==> flow/design.v (excerpt) <==
module money_clicker(clk, rst, key_data, key_valid, tick, money, asset, HEX0, HEX1, HEX2, HEX3, HEX4, HEX5);
	input clk;
	input rst;
	input [7:0] key_data;
	input key_valid;
	input tick;
	output [39:0] money;
	output [7:0] asset;
	output [6:0] HEX0, HEX1, HEX2, HEX3, HEX4, HEX5;
	wire [3:0] Millions;
	wire [3:0] HundredThousands;
	wire [3:0] TenThousands;
	wire [3:0] Thousands;
	wire [3:0] Hundreds;
	wire [3:0] Tens;
	wire [3:0] Ones;
	wire click, buy, upgradeClick, one, two, three, four, five, six, seven, eight;
	wire [7:0] prev_data;
	wire selection;
	binaryToBCD convert (money[39:0], Millions[3:0], HundredThousands[3:0], TenThousands[3:0], Thousands[3:0], Hundreds[3:0], Tens[3:0], Ones[3:0]);
	hexDecoder H0(Ones[3:0], HEX0);
	hexDecoder H1(Tens[3:0], HEX1);
	hexDecoder H2(Hundreds[3:0], HEX2);
	hexDecoder H3(Thousands[3:0], HEX3);
	hexDecoder H4(TenThousands[3:0], HEX4);
	hexDecoder H5(HundredThousands[3:0], HEX5);
	prevData prev(clk, rst, key_valid, key_data, prev_data);
	logicController control(clk, rst, key_data, key_valid, click, buy, one, two, three, four, five, six, seven, eight, selection, upgradeClick);
	logicDatapath datapath(clk, rst, tick, money, prev_data, asset, click, buy, upgradeClick, one, two, three, four, five, six, seven, eight);
endmodule
Size: about 3400 cells after synthesis, about 150 flip-flops, ~100 I/O pins, roughly 21000 um2 of cells after synthesis.
make LEC_CHECK=0 ABC_AREA=1 CAP_MARGIN=20 CORE_MARGIN=2 CORE_UTILIZATION=72 CTS_CLUSTER_DIAMETER=238 PLACE_DENSITY_LB_ADDON=0.2 SLEW_MARGIN=20 finish   # period 21.6 ns
run.sh (not shown) runs the stock make flow with config.mk's settings and CLKGATE_MAP_FILE=.
==> next run, changes <==
Settings changed: ABC_AREA 1 to not set, CORE_UTILIZATION 72 to 40, CTS_CLUSTER_DIAMETER 238 to not set, PLACE_DENSITY_LB_ADDON 0.2 to not set.
Clock period 21.6 ns to 25.0 ns, I/O delays scaled along.
=> The changed run finished with timing, DRC and antenna clean. Via count goes up by 12%. Final area rises by 19%. Synthesized cell count rose by 5.3%. Flip-flop count does not change. Die size goes up by 110%. Critical path depth fell by 25. Setup slack loses 0.47 ns.
==> next run, changes <==
Settings changed: ABC_AREA set to 0, CELL_PAD_IN_SITES_GLOBAL_PLACEMENT set to 1, CTS_CLUSTER_DIAMETER set to 77, CTS_CLUSTER_SIZE set to 100, SLEW_MARGIN 20 to 5.
Via count rises by a few percent.
Utilization rises by 0.11 points.
First-iteration DRC count falls by roughly a tenth.
Global-route usage rises by 3.0 points.
Worst hold slack stays flat.
Maximum frequency falls slightly.
Setup slack gets worse by 0.18 ns.
Cell count hardly moves.
Routed wire length rises by roughly a tenth.
Design area is about the same.
Area after synthesis is unchanged.
==> next run, changes <==
Settings changed: CORE_UTILIZATION 40 to 33, PLACE_DENSITY set to 0.89, TNS_END_PERCENT set to 15.
The changed run produced a clean layout. Final cell count came out higher by about 4%. Wire length fell by 13%. Hold slack loses 0.0031 ns. Count of clock-buffer cells in the layout drops by 3. Setup slack is better by 0.096 ns. Core utilization decreases by 7.9 points. Non-clock buffer count drops by 7. Synthesized cell count does not change.
==> next run, changes <==
Settings changed: ABC_AREA 0 to not set, CELL_PAD_IN_SITES_GLOBAL_PLACEMENT 1 to not set, CORE_UTILIZATION 33 to 40, CTS_CLUSTER_DIAMETER 77 to not set, CTS_CLUSTER_SIZE 100 to not set, PLACE_DENSITY 0.89 to not set, SLEW_MARGIN 5 to 20, TNS_END_PERCENT 15 to not set.
Clock period 25.0 ns to 18.0 ns, I/O delays scaled along.
Outcome:
- With this change the flow produced a layout that fails on setup timing
- die size went down by 17%
- global-route usage climbs by 6.5 points


rev 12:
Starting RTL as in the previous note.
clock: 11.3 ns
lec_check: 0
abc_area: 1
cap_margin: 20
core_aspect_ratio: 0.5
core_margin: 2
core_utilization: 72
cts_cluster_diameter: 374
cts_cluster_size: 98
slew_margin: 20
tns_end_percent: 5
Flow for rev 12 halted at clock tree synthesis, error code DPL-0033.
Input-level comparison between rev 13 and rev 12:
- swapping 374 for 209 in CTS_CLUSTER_DIAMETER
- clearing TNS_END_PERCENT, which used to be 5
- clearing CTS_CLUSTER_SIZE, which used to be 98
- putting PLACE_DENSITY_LB_ADDON at 0.08 where nothing was set
- clearing CORE_ASPECT_RATIO, which used to be 0.5
- putting SETUP_SLACK_MARGIN at 5.0 where nothing was set
- swapping 11.3 for 18.5 in the clock period (ns, I/O delays scaled along)
==> comparison <==
Rev 12 → rev 13: post-synth area from yosys stat stayed essentially flat; area of the die about even; cell count after synthesis comparable; global placer's final weighted congestion now smaller.
[compare] base=rev 12 new=rev 13: core utilization at floorplan shows a reduction of 1.3 points, number of rows created at floorplan shows an increase of 44%, number of cells after detailed placement shows a reduction of 420, area inside the core boundary shows an increase of 520 µm².
Against rev 12 as the reference, rev 13 delivers a lower cell area after placement.
Rev 13 is listed as incomplete: the tool reported an error in global routing and the run ended there.
Row pre-CTS setup slack: rev 13 higher / rev 12 lower


Starting RTL as in the previous note.
clock: 25.0 ns
lec_check: 0
cap_margin: 35
cell_pad_in_sites_detail_placement: 1
core_margin: 2
core_utilization: 40
slew_margin: 15
Then changed:
- ABC_AREA: default -> 1
- CAP_MARGIN: 35 -> 30
- CELL_PAD_IN_SITES_DETAIL_PLACEMENT: 1 -> 2
- CELL_PAD_IN_SITES_GLOBAL_PLACEMENT: default -> 1
- CORE_MARGIN: 2 -> 5
- CORE_UTILIZATION: 40 -> 41
- GPL_ROUTABILITY_DRIVEN: default -> 1
- MIN_ROUTING_LAYER: default -> met2
- SETUP_SLACK_MARGIN: default -> 3.12
- SLEW_MARGIN: 15 -> 40
- TNS_END_PERCENT: default -> 55
Effect: This time the run stopped in global routing; die area shrinks by about 13%; synthesized cell count shrinks by about 5%; synthesized area shrinks by about 15%.
